// cpu
module cpu(
	input clk,
	input reset,
	input logic [15:0] i_mem_rddata,
	input logic i_mem_wait,  
	input logic i_mem_rddatavalid,  
	output logic [15:0] o_mem_wrdata,
	output logic [15:0] o_mem_addr,
	output logic o_mem_rd,
	output logic o_mem_wr
);
Size: about 54 I/O pins.
Settings: LEC_CHECK=0, ABC_AREA=1, CAP_MARGIN=20, CORE_ASPECT_RATIO=0.89, CORE_MARGIN=2, CORE_UTILIZATION=72, CTS_CLUSTER_DIAMETER=248, CTS_CLUSTER_SIZE=24, PLACE_DENSITY=0.37, SETUP_SLACK_MARGIN=0.67, SLEW_MARGIN=20; clock period 3.95 ns.
run.sh (not shown) runs the stock make flow with config.mk's settings and CLKGATE_MAP_FILE=.
The baseline finished with negative setup slack left.
Rerun with:
==> flow/config.mk (replaced) <==
export PLATFORM = sky130hd
export DESIGN_NAME = cpu
export DESIGN_NICKNAME = cpu
export VERILOG_FILES = /design/flow/design.v
export SDC_FILE = /design/flow/constraint.sdc
export NUM_CORES = 4
export LEC_CHECK = 0
export CAP_MARGIN = 20
export CORE_MARGIN = 2
export CORE_UTILIZATION = 40
export SLEW_MARGIN = 20
==> flow/constraint.sdc (replaced) <==
create_clock -name core_clock -period 4.8 [get_ports {clk}]
set_input_delay 0.9600 -clock core_clock [delete_from_list [all_inputs] [get_ports {clk}]]
set_output_delay 0.9600 -clock core_clock [all_outputs]
set_load 0.01 [all_outputs]
The new run ran to the end with no violations; via count is lower by 13%; count of clock-buffer cells in the layout climbs by 14; cell area is higher by 2.2%; global-route usage fell by 18 points.
Rerun with:
--- a/flow/config.mk
+++ b/flow/config.mk
@@ -6,6 +6,7 @@
 export NUM_CORES = 4
 export LEC_CHECK = 0
+export ABC_AREA = 1
 export CAP_MARGIN = 20
 export CORE_MARGIN = 2
-export CORE_UTILIZATION = 40
+export CORE_UTILIZATION = 52
 export SLEW_MARGIN = 20
==> flow/constraint.sdc (replaced) <==
create_clock -name core_clock -period 2.63 [get_ports {clk}]
set_input_delay 0.5260 -clock core_clock [delete_from_list [all_inputs] [get_ports {clk}]]
set_output_delay 0.5260 -clock core_clock [all_outputs]
set_load 0.01 [all_outputs]
Outcome: With this change the flow completed, yet does not pass: negative setup slack; fmax went up by 18%; die size went down by 24%; final area went up by 8.0%; synthesized area went down by 2.1%; synthesized cell count went up by 12%; setup slack got worse by 1.5 ns; critical path depth went up by 6.
Rerun with:
--- a/flow/config.mk
+++ b/flow/config.mk
@@ -9,4 +9,5 @@
 export CAP_MARGIN = 20
 export CORE_MARGIN = 2
-export CORE_UTILIZATION = 52
+export CORE_UTILIZATION = 66
+export CTS_CLUSTER_DIAMETER = 228
 export SLEW_MARGIN = 20
==> flow/constraint.sdc (replaced) <==
create_clock -name core_clock -period 2.4 [get_ports {clk}]
set_input_delay 0.4800 -clock core_clock [delete_from_list [all_inputs] [get_ports {clk}]]
set_output_delay 0.4800 -clock core_clock [all_outputs]
set_load 0.01 [all_outputs]
Effect:
- The new run finished but fails on negative setup slack
- clock-buffer cell count rises by 3
- die area drops by 21%
- combinational power is higher by 38%
- wire length increases by 20%
- register-to-register slack is worse by 0.50 ns
- first-iteration DRC count goes up by 100%
- sequential power increases by 11%

---

Setup of run A:
cpu again, from the RTL that the note above started with.
Design cpu, start of the top module:
module cpu(
	input clk,
	input reset,
	input logic [15:0] i_mem_rddata,
	input logic i_mem_wait,  
	input logic i_mem_rddatavalid,  
	output logic [15:0] o_mem_wrdata,
	output logic [15:0] o_mem_addr,
	output logic o_mem_rd,
	output logic o_mem_wr
);
clock: 5.3 ns
lec_check: 0
cap_margin: 20
core_aspect_ratio: 0.55
core_margin: 10
core_utilization: 53
cts_cluster_diameter: 358
cts_cluster_size: 12
gpl_timing_driven: 0
max_routing_layer: met5
place_density_lb_addon: 0.23
slew_margin: 15
--- input diff run A..run B ---
# run A
export LEC_CHECK = 0
export CAP_MARGIN = 20
export CORE_ASPECT_RATIO = 0.55
export CORE_MARGIN = 10
export CORE_UTILIZATION = 53
export CTS_CLUSTER_DIAMETER = 358
export CTS_CLUSTER_SIZE = 12
export GPL_TIMING_DRIVEN = 0
export MAX_ROUTING_LAYER = met5
export PLACE_DENSITY_LB_ADDON = 0.23
export SLEW_MARGIN = 15
create_clock -name core_clock -period 5.3 [get_ports {clk}]
# run B
export LEC_CHECK = 0
export ABC_AREA = 1
export CAP_MARGIN = 20
export CORE_MARGIN = 2
export CORE_UTILIZATION = 62
export SLEW_MARGIN = 20
create_clock -name core_clock -period 2.13 [get_ports {clk}]
### Flow results
Run B finished all stages; however, its layout fails the closing checks, the failures being negative setup slack. Critical path depth sits higher in run B than in run A. The slowest library cell on the worst path comes out edfxtp_1 in one run and or3b_4 in the other, namely in run B and run A respectively. Total routed wire length on the met1 layer in run B vs run A: down about 28%. Compared with run A, in run B final weighted congestion in routability-driven placement lower; slack of the worst reg-to-reg path lower. Well-tap cell count, run B and run A: higher on run A. The first element of the critical path comes out data.IR[1]$_SDFFCE_PN0P_ in one run and data.IR[0]$_SDFFCE_PN0P_ in the other, namely in run B and run A respectively. Summary of run B over run A: transition time at the pin with the least slew margin -600 ps, worst setup slack now sits lower. Compared with run A, in run B routed length on met3 decreased 1.7 mm; DRC violation count after routing about even; post-synthesis share of cell area spent on xor and xnor gates flat.
### run B -> run C
# run B
export LEC_CHECK = 0
export ABC_AREA = 1
export CAP_MARGIN = 20
export CORE_MARGIN = 2
export CORE_UTILIZATION = 62
export SLEW_MARGIN = 20
create_clock -name core_clock -period 2.13 [get_ports {clk}]
# run C
export LEC_CHECK = 0
export ABC_AREA = 1
export CAP_MARGIN = 0
export CORE_ASPECT_RATIO = 1.33
export CORE_MARGIN = 2
export CORE_UTILIZATION = 72
export CTS_CLUSTER_DIAMETER = 318
export CTS_CLUSTER_SIZE = 96
export HOLD_SLACK_MARGIN = -0.07
export SLEW_MARGIN = 20
create_clock -name core_clock -period 2.13 [get_ports {clk}]
==> results <==
- Run C did not run to completion, as it errored out during 5_1_grt.
- From run B to run C the numbers moved as follows: floorplan-stage core utilization saw an increase; number of placed cells counting well taps saw a decrease.
- Comparing width of the chip for run B and run C, the smaller number came from run C.
- Sort run B and run C by post-placement cell area desc -> top: run B
- Run C vs run B: detailed-placement wirelength estimate up
- Between run C and run B, it is run C whose post-CTS setup buffer count is higher, by about 15%.
- Between run B and run C, die size is higher for run B, run C comes in under that.
Here is what was changed in the inputs of run D compared with run C.
# run C
export LEC_CHECK = 0
export ABC_AREA = 1
export CAP_MARGIN = 0
export CORE_ASPECT_RATIO = 1.33
export CORE_MARGIN = 2
export CORE_UTILIZATION = 72
export CTS_CLUSTER_DIAMETER = 318
export CTS_CLUSTER_SIZE = 96
export HOLD_SLACK_MARGIN = -0.07
export SLEW_MARGIN = 20
create_clock -name core_clock -period 2.13 [get_ports {clk}]
# run D
export LEC_CHECK = 0
export CAP_MARGIN = 20
export CORE_MARGIN = 2
export CORE_UTILIZATION = 67
export SLEW_MARGIN = 20
create_clock -name core_clock -period 3.91 [get_ports {clk}]
Findings:
- | run D | all stages done | FAIL | negative setup slack |
- Compared with run C, in run D multiplexer area fraction after synthesis went up; register area share after synthesis lost 1.1 points; post-synthesis cell area now sits higher.
Power and IR drop assume default switching activity.
